## microprocessor
module microprocessor #(parameter N = 8, ROM_addressBits = 6, RF_addressBits = 3) (
  input  logic                           clk             ,
  input  logic                           rst_n           ,
  input  logic [ 3+2*(RF_addressBits):0] ROM_data        ,
  input  logic [                  N-1:0] SRAM_data       ,
  output logic                           overflowPC      ,
  output logic                           ROM_readEnable  ,
  output logic                           SRAM_readEnable ,
  output logic                           SRAM_writeEnable,
  output logic [    ROM_addressBits-1:0] ROM_address     ,
  output logic [(2**RF_addressBits)-1:0] SRAM_address    ,
  output logic [                  N-1:0] SRAM_data_in
);
  logic RF_selectDestA, RF_selectDestB, RF_writeEnable;
  logic [1:0] RF_selectSource;
  logic [RF_addressBits-1:0] RF_writeAddress, RF_readAddressA, RF_readAddressB;
  logic [N-1:0] RF_AluRes, RF_Im, RF_destAluA, RF_destAluB;
  RF #(.N(N), .addressBits(RF_addressBits)) rf (
    clk,
    rst_n,
    RF_selectDestA,
    RF_selectDestB,
    RF_selectSource,
    RF_writeAddress,
    RF_writeEnable,
    RF_readAddressA,
    RF_readAddressB,
    RF_AluRes, SRAM_data, RF_Im,
    RF_destAluA, SRAM_data_in, RF_destAluB, SRAM_address);
  logic ALU_rst, ALU_en;
  logic [2:0] ALU_OP, ALU_ONZ;
  ALU #(N) alu (
    clk,
    rst_n,
    ALU_rst,
    ALU_en,
    ALU_OP,
    RF_destAluA,
    RF_destAluB,
    ALU_ONZ,
    RF_AluRes
  );
  FSM #(.N(N), .M(RF_addressBits), .P(ROM_addressBits)) fsm (
    clk,
    rst_n,
    overflowPC,
    RF_selectSource,
    RF_writeAddress,
    RF_writeEnable,
    RF_readAddressA,
    RF_readAddressB,
    RF_selectDestA,
    RF_selectDestB,
    RF_Im,
    ALU_OP,
    ALU_rst,
    ALU_ONZ,
    ALU_en,
    ROM_data,
    ROM_readEnable,
    ROM_address,
    SRAM_readEnable,
  ...
Size in the first run: ~99 flip-flops, roughly 8500 um^2 of cells after synthesis.
export LEC_CHECK = 0
export ABC_AREA = 0
export CAP_MARGIN = 20
export CELL_PAD_IN_SITES_DETAIL_PLACEMENT = 0
export CORE_MARGIN = 2
export CORE_UTILIZATION = 51
export CTS_CLUSTER_DIAMETER = 207
export CTS_CLUSTER_SIZE = 97
export PLACE_DENSITY = 0.35
export SLEW_MARGIN = 20
export TNS_END_PERCENT = 20
create_clock -name core_clock -period 9.41 [get_ports {clk}]
run.sh (not shown) runs the stock make flow with config.mk's settings and CLKGATE_MAP_FILE=.
The starting point finished clean.
Then changed:
==> flow/config.mk (replaced) <==
export PLATFORM = sky130hd
export DESIGN_NAME = microprocessor
export DESIGN_NICKNAME = microprocessor
export VERILOG_FILES = /design/flow/design.v
export SDC_FILE = /design/flow/constraint.sdc
export NUM_CORES = 4
export LEC_CHECK = 0
export CAP_MARGIN = 20
export CORE_MARGIN = 2
export CORE_UTILIZATION = 70
export SLEW_MARGIN = 20
==> flow/constraint.sdc (replaced) <==
create_clock -name core_clock -period 5.15 [get_ports {clk}]
set_input_delay 1.0300 -clock core_clock [delete_from_list [all_inputs] [get_ports {clk}]]
set_output_delay 1.0300 -clock core_clock [all_outputs]
set_load 0.01 [all_outputs]
Effect: First-iteration DRC count grows by 32%; worst hold slack improved by 19 ps; die size is lower by 26%; worst setup slack is worse by 1400 ps; sequential share of layout area decreases by 3.0 points; global-route usage rose by 13 points; total power increases by 95%; utilization goes up by 32 points; wire length climbs by 4.1%; via count is higher by 16%.
Then changed:
--- a/flow/config.mk
+++ b/flow/config.mk
@@ -8,4 +8,6 @@
 export CAP_MARGIN = 20
 export CORE_MARGIN = 2
-export CORE_UTILIZATION = 70
+export CORE_UTILIZATION = 51
+export CTS_CLUSTER_DIAMETER = 252
+export CTS_CLUSTER_SIZE = 99
 export SLEW_MARGIN = 20
==> flow/constraint.sdc (replaced) <==
create_clock -name core_clock -period 3.17 [get_ports {clk}]
set_input_delay 0.6340 -clock core_clock [delete_from_list [all_inputs] [get_ports {clk}]]
set_output_delay 0.6340 -clock core_clock [all_outputs]
set_load 0.01 [all_outputs]
=> The changed run produced a layout that fails on setup timing; wire length is higher by 24%; synthesized cell count stays the same; total power is higher by 86%; core utilization is lower by 8.5 points; cell area is higher by 24%; clock-buffer cell count is lower by 1; die size is higher by 36%; combinational power is higher by 110%; non-clock buffer count is higher by 173; sequential share of layout area is lower by 4.6 points; flip-flop count is unchanged.
Then changed:
--- a/flow/config.mk
+++ b/flow/config.mk
@@ -8,6 +8,6 @@
 export CAP_MARGIN = 20
 export CORE_MARGIN = 2
-export CORE_UTILIZATION = 51
-export CTS_CLUSTER_DIAMETER = 252
-export CTS_CLUSTER_SIZE = 99
+export CORE_UTILIZATION = 71
+export PLACE_DENSITY = 0.62
+export SETUP_SLACK_MARGIN = 0.26
 export SLEW_MARGIN = 20
==> flow/constraint.sdc (replaced) <==
create_clock -name core_clock -period 4.18 [get_ports {clk}]
set_input_delay 0.8360 -clock core_clock [delete_from_list [all_inputs] [get_ports {clk}]]
set_output_delay 0.8360 -clock core_clock [all_outputs]
set_load 0.01 [all_outputs]
Effect: The changed run stopped in global routing (5_1_grt). Synthesized area stays the same. Die size went down by 27%. Synthesized cell count is unchanged.

* * *

microprocessor again, from the RTL that the note above started with.
Settings: LEC_CHECK=0, CAP_MARGIN=20, CELL_PAD_IN_SITES_DETAIL_PLACEMENT=0, CORE_ASPECT_RATIO=1.28, CORE_MARGIN=8, CORE_UTILIZATION=40, CTS_CLUSTER_DIAMETER=372, CTS_CLUSTER_SIZE=94, HOLD_SLACK_MARGIN=-0.09, PLACE_DENSITY_LB_ADDON=0.01, SETUP_SLACK_MARGIN=-0.56, SLEW_MARGIN=20, TNS_END_PERCENT=15; clock period 6.0 ns.
The first run finished clean.
Then changed:
CAP_MARGIN = 0   (was 20)
CELL_PAD_IN_SITES_DETAIL_PLACEMENT = 2   (was 0)
CELL_PAD_IN_SITES_GLOBAL_PLACEMENT = 2   (was not set)
CORE_ASPECT_RATIO = 0.8   (was 1.28)
CORE_MARGIN = 7   (was 8)
CTS_CLUSTER_DIAMETER = 31   (was 372)
CTS_CLUSTER_SIZE = 97   (was 94)
GPL_TIMING_DRIVEN = 0   (was not set)
HOLD_SLACK_MARGIN = 0.24   (was -0.09)
PLACE_DENSITY_LB_ADDON = not set   (was 0.01)
SETUP_SLACK_MARGIN = 0.8   (was -0.56)
TNS_END_PERCENT = not set   (was 15)
=>
- The new run went through all stages and came out clean
- utilization is higher by 2.8 points
- final area grows by a few percent
- non-clock buffer count went up by 18
Then changed:
CAP_MARGIN = 20   (was 0)
CELL_PAD_IN_SITES_DETAIL_PLACEMENT = 1   (was 2)
CELL_PAD_IN_SITES_GLOBAL_PLACEMENT = not set   (was 2)
CORE_ASPECT_RATIO = 1.83   (was 0.8)
CORE_MARGIN = 2   (was 7)
CORE_UTILIZATION = 26   (was 40)
CTS_CLUSTER_DIAMETER = not set   (was 31)
CTS_CLUSTER_SIZE = 76   (was 97)
GPL_TIMING_DRIVEN = not set   (was 0)
HOLD_SLACK_MARGIN = not set   (was 0.24)
PLACE_DENSITY_LB_ADDON = 0.14   (was not set)
SETUP_SLACK_MARGIN = not set   (was 0.8)
SLEW_MARGIN = 40   (was 20)
Fmax decreases by about 7.5%; core utilization decreases by 17 points; power decreases by 4.7%; cell count increases by about 12%; worst hold slack gets better by 0.029 ns; sequential share of layout area decreases by 0.33 points; final area increases by 1.4%; via count decreases by about 9%.
Then changed:
CORE_ASPECT_RATIO = 1.28   (was 1.83)
CORE_MARGIN = 8   (was 2)
CORE_UTILIZATION = 49   (was 26)
CTS_CLUSTER_DIAMETER = 372   (was not set)
CTS_CLUSTER_SIZE = 94   (was 76)
HOLD_SLACK_MARGIN = -0.09   (was not set)
PLACE_DENSITY_LB_ADDON = 0.12   (was 0.14)
SLEW_MARGIN = 20   (was 40)
TNS_END_PERCENT = 15   (was not set)
After rerunning: Synthesized area is unchanged. Register-to-register slack is about the same. Non-clock buffer count came out lower by 60. Count of clock-buffer cells in the layout does not change. Critical path depth does not change. Cell area came out lower by 6.7%.
Then changed:
CAP_MARGIN = 35   (was 20)
CELL_PAD_IN_SITES_DETAIL_PLACEMENT = 2   (was 1)
CORE_ASPECT_RATIO = not set   (was 1.28)
CORE_MARGIN = 2   (was 8)
CORE_UTILIZATION = 40   (was 49)
CTS_CLUSTER_DIAMETER = 391   (was 372)
CTS_CLUSTER_SIZE = not set   (was 94)
HOLD_SLACK_MARGIN = 0.24   (was -0.09)
PLACE_DENSITY_LB_ADDON = not set   (was 0.12)
SETUP_SLACK_MARGIN = 0.8   (was not set)
TNS_END_PERCENT = not set   (was 15)
After rerunning:
- The changed run completed and failed the layout checks on negative setup slack
- cell count increases by a little under a tenth
- count of clock-buffer cells in the layout stays the same
- setup slack is worse by 0.18 ns
- synthesized area is unchanged
- wire length climbs by well over a third
- critical path depth rises by 10
- power rose by a quarter to a third
- via count rose by a quarter to a third
- global-route usage increases by 21 points
- core utilization fell by 5.2 points
- sequential cell count does not change

* * *

Setup of lane 1:
microprocessor again, from the RTL that the note above started with.
Settings: LEC_CHECK=0, ABC_AREA=0, CAP_MARGIN=20, CELL_PAD_IN_SITES_DETAIL_PLACEMENT=0, CORE_MARGIN=2, CORE_UTILIZATION=71, CTS_CLUSTER_DIAMETER=207, CTS_CLUSTER_SIZE=42, SETUP_SLACK_MARGIN=0.6, SLEW_MARGIN=20; clock period 6.34 ns.
diff inputs: lane 1 => lane 2
Settings: removing CELL_PAD_IN_SITES_DETAIL_PLACEMENT (formerly 0); removing CTS_CLUSTER_DIAMETER (formerly 207); removing ABC_AREA (formerly 0); removing CTS_CLUSTER_SIZE (formerly 42); removing SETUP_SLACK_MARGIN (formerly 0.6); changing CORE_UTILIZATION from 71 to 9; changing the clock period (ns, I/O delays scaled along) from 6.34 to 6.16.
## What came out
Final weighted congestion in routability-driven placement went down by a few percent going from lane 1 to lane 2. The per-cell via count in the routed design of lane 2 falls short of that of lane 1 by 49%. For lane 1, the busiest layer in global routing was met2, unlike lane 2, where it was met1. Final setup slack of the worst path for lane 2: 690 ps down relative to lane 1. Lane 2 vs. lane 1: total die size increased about 650%; summed area of non-filler cells in the final layout increased 16%; switching power as a share of total power decreased 0.25 points; vias after detailed routing decreased 428.
--- input diff lane 2..lane 3 ---
Settings: PLACE_DENSITY: unset -> 0.62; ABC_AREA: unset -> 1; CORE_UTILIZATION: 9 -> 71; SETUP_SLACK_MARGIN: unset -> -0.01; the clock period (ns, I/O delays scaled along): 6.16 -> 3.83.
[summary]
Lane 3 never completed, since it errored out during 4_1_cts. Per the comparison of lane 3 with lane 2, adder and majority gate portion of the synthesized area rose 0.18 points, number of storage elements in the synthesis netlist about even, post-detailed-placement half-perimeter wirelength fell 18%. Compared with lane 2, in lane 3 XOR/XNOR share of the synthesized area fell 0.55 points; count of mapped cells out of synthesis rose 9.0%; die area fell about 90%; simple-gate share of the synthesized area rose 7.5 points.
## Diff of input files: lane 4 against lane 3
Settings: TNS_END_PERCENT now 15, previously not set; SETUP_SLACK_MARGIN no longer set, was -0.01; PLACE_DENSITY no longer set, was 0.62; ABC_AREA no longer set, was 1; CORE_UTILIZATION now 40, was 71; the clock period (ns, I/O delays scaled along) now 4.23, was 3.83.
Findings:
Lane 4 vs lane 3 — number of instances in the synthesized netlist dropped 99. Compared with lane 3, lane 4 shows a higher netlist area before placement. [lane 4] multiplexer share of the synthesized area rose 1.6 points relative to lane 3. In lane 4 relative to lane 3, chip width had gone up by more than a quarter. Floorplan row count for lane 4 is higher than for lane 3. In lane 4, final weighted congestion in routability-driven placement is lower than in lane 3. Layout checks on lane 4: not met. Flow itself completed; violations: setup timing. Row total nets after synthesis: lane 4 lower / lane 3 higher. Against lane 3, lane 4 reports a fraction of the core area occupied by cells at floorplan that is lower. Lane 4 vs lane 3: instance area at placement up by a few percent. Summary — minimum setup slack after placement, lane 4 relative to lane 3: higher, by 77 ps. The cell count in the Yosys report in lane 4 sits 99 below the value recorded for lane 3.

* * *

microprocessor again, from the RTL that the note above started with.
make LEC_CHECK=0 CAP_MARGIN=20 CELL_PAD_IN_SITES_DETAIL_PLACEMENT=0 CELL_PAD_IN_SITES_GLOBAL_PLACEMENT=3 CORE_ASPECT_RATIO=1.28 CORE_MARGIN=8 CORE_UTILIZATION=34 CTS_CLUSTER_DIAMETER=372 CTS_CLUSTER_SIZE=94 HOLD_SLACK_MARGIN=-0.09 PLACE_DENSITY_LB_ADDON=0.01 SLEW_MARGIN=20 TNS_END_PERCENT=15 finish   # period 6.0 ns
Change:
ABC_AREA = 1   (was unset)
CELL_PAD_IN_SITES_DETAIL_PLACEMENT = 1   (was 0)
CELL_PAD_IN_SITES_GLOBAL_PLACEMENT = unset   (was 3)
CORE_ASPECT_RATIO = 1.83   (was 1.28)
CORE_MARGIN = 6   (was 8)
CORE_UTILIZATION = 23   (was 34)
CTS_CLUSTER_DIAMETER = 187   (was 372)
CTS_CLUSTER_SIZE = 76   (was 94)
HOLD_SLACK_MARGIN = unset   (was -0.09)
MIN_ROUTING_LAYER = met2   (was unset)
PLACE_DENSITY_LB_ADDON = 0.14   (was 0.01)
SLEW_MARGIN = 40   (was 20)
TNS_END_PERCENT = 45   (was 15)
=>
- power increases by roughly a tenth
- cell area goes down slightly
- via count grows by well over a third
- register-to-register slack is worse by 0.27 ns
- die area climbs by a quarter to a third
- core utilization goes down by 13 points
- hold slack degrades by 0.050 ns
- global-route usage grows by 4.2 points
- cell count goes up by about a fifth
- non-clock buffer count goes down by 37
Change:
ABC_AREA = unset   (was 1)
CELL_PAD_IN_SITES_DETAIL_PLACEMENT = 0   (was 1)
CORE_ASPECT_RATIO = 0.5   (was 1.83)
CORE_MARGIN = 8   (was 6)
CORE_UTILIZATION = 40   (was 23)
CTS_CLUSTER_DIAMETER = 372   (was 187)
CTS_CLUSTER_SIZE = 94   (was 76)
HOLD_SLACK_MARGIN = -0.09   (was unset)
MIN_ROUTING_LAYER = unset   (was met2)
PLACE_DENSITY_LB_ADDON = 0.01   (was 0.14)
SLEW_MARGIN = 20   (was 40)
TNS_END_PERCENT = 15   (was 45)
Effect: Via count is lower by a quarter to a third; sequential power is lower by a few percent; maximum frequency hardly moves; routed wire length is lower by about a fifth.
Change:
ABC_AREA = 1   (was unset)
CAP_MARGIN = 0   (was 20)
CELL_PAD_IN_SITES_DETAIL_PLACEMENT = 2   (was 0)
CELL_PAD_IN_SITES_GLOBAL_PLACEMENT = 0   (was unset)
CORE_ASPECT_RATIO = 0.8   (was 0.5)
CORE_MARGIN = 7   (was 8)
CTS_CLUSTER_DIAMETER = 31   (was 372)
CTS_CLUSTER_SIZE = 30   (was 94)
GPL_TIMING_DRIVEN = 0   (was unset)
HOLD_SLACK_MARGIN = 0.24   (was -0.09)
PLACE_DENSITY_LB_ADDON = unset   (was 0.01)
SETUP_SLACK_MARGIN = 0.8   (was unset)
TNS_END_PERCENT = unset   (was 15)
With this change the flow ended with an error in global routing.
Synthesized area is lower by 1.9%.
Die area fell by 5.1%.
Synthesized cell count increases by about 9%.

* * *

Starting RTL as in the previous note.
clock: 5.2 ns
lec_check: 0
abc_area: 0
cap_margin: 20
cell_pad_in_sites_detail_placement: 0
cell_pad_in_sites_global_placement: 2
core_margin: 2
core_utilization: 51
cts_cluster_diameter: 80
cts_cluster_size: 82
hold_slack_margin: 0.01
max_routing_layer: met5
place_density: 0.45
slew_margin: 35
tns_end_percent: 80
Next try:
ABC_AREA = unset   (was 0)
CELL_PAD_IN_SITES_DETAIL_PLACEMENT = unset   (was 0)
CELL_PAD_IN_SITES_GLOBAL_PLACEMENT = unset   (was 2)
CORE_UTILIZATION = 65   (was 51)
CTS_CLUSTER_DIAMETER = unset   (was 80)
CTS_CLUSTER_SIZE = unset   (was 82)
HOLD_SLACK_MARGIN = unset   (was 0.01)
MAX_ROUTING_LAYER = unset   (was met5)
PLACE_DENSITY = unset   (was 0.45)
SLEW_MARGIN = 20   (was 35)
TNS_END_PERCENT = unset   (was 80)
clock period = 5.85 ns   (was 5.2 ns; I/O delays follow)
Via count falls by 1.1%.
Clock-buffer cell count is higher by 1.
Worst hold slack gets better by 0.028 ns.
Routed wire length drops by 6.9%.
Die size went down by 21%.
Final cell count fell by 9.8%.
Total power decreases by 16%.
Non-clock buffer count went down by 99.
Combinational power went down by 18%.
Design area came out lower by 8.2%.
Power figures rest on the tool's default switching activity, not on a simulated workload.
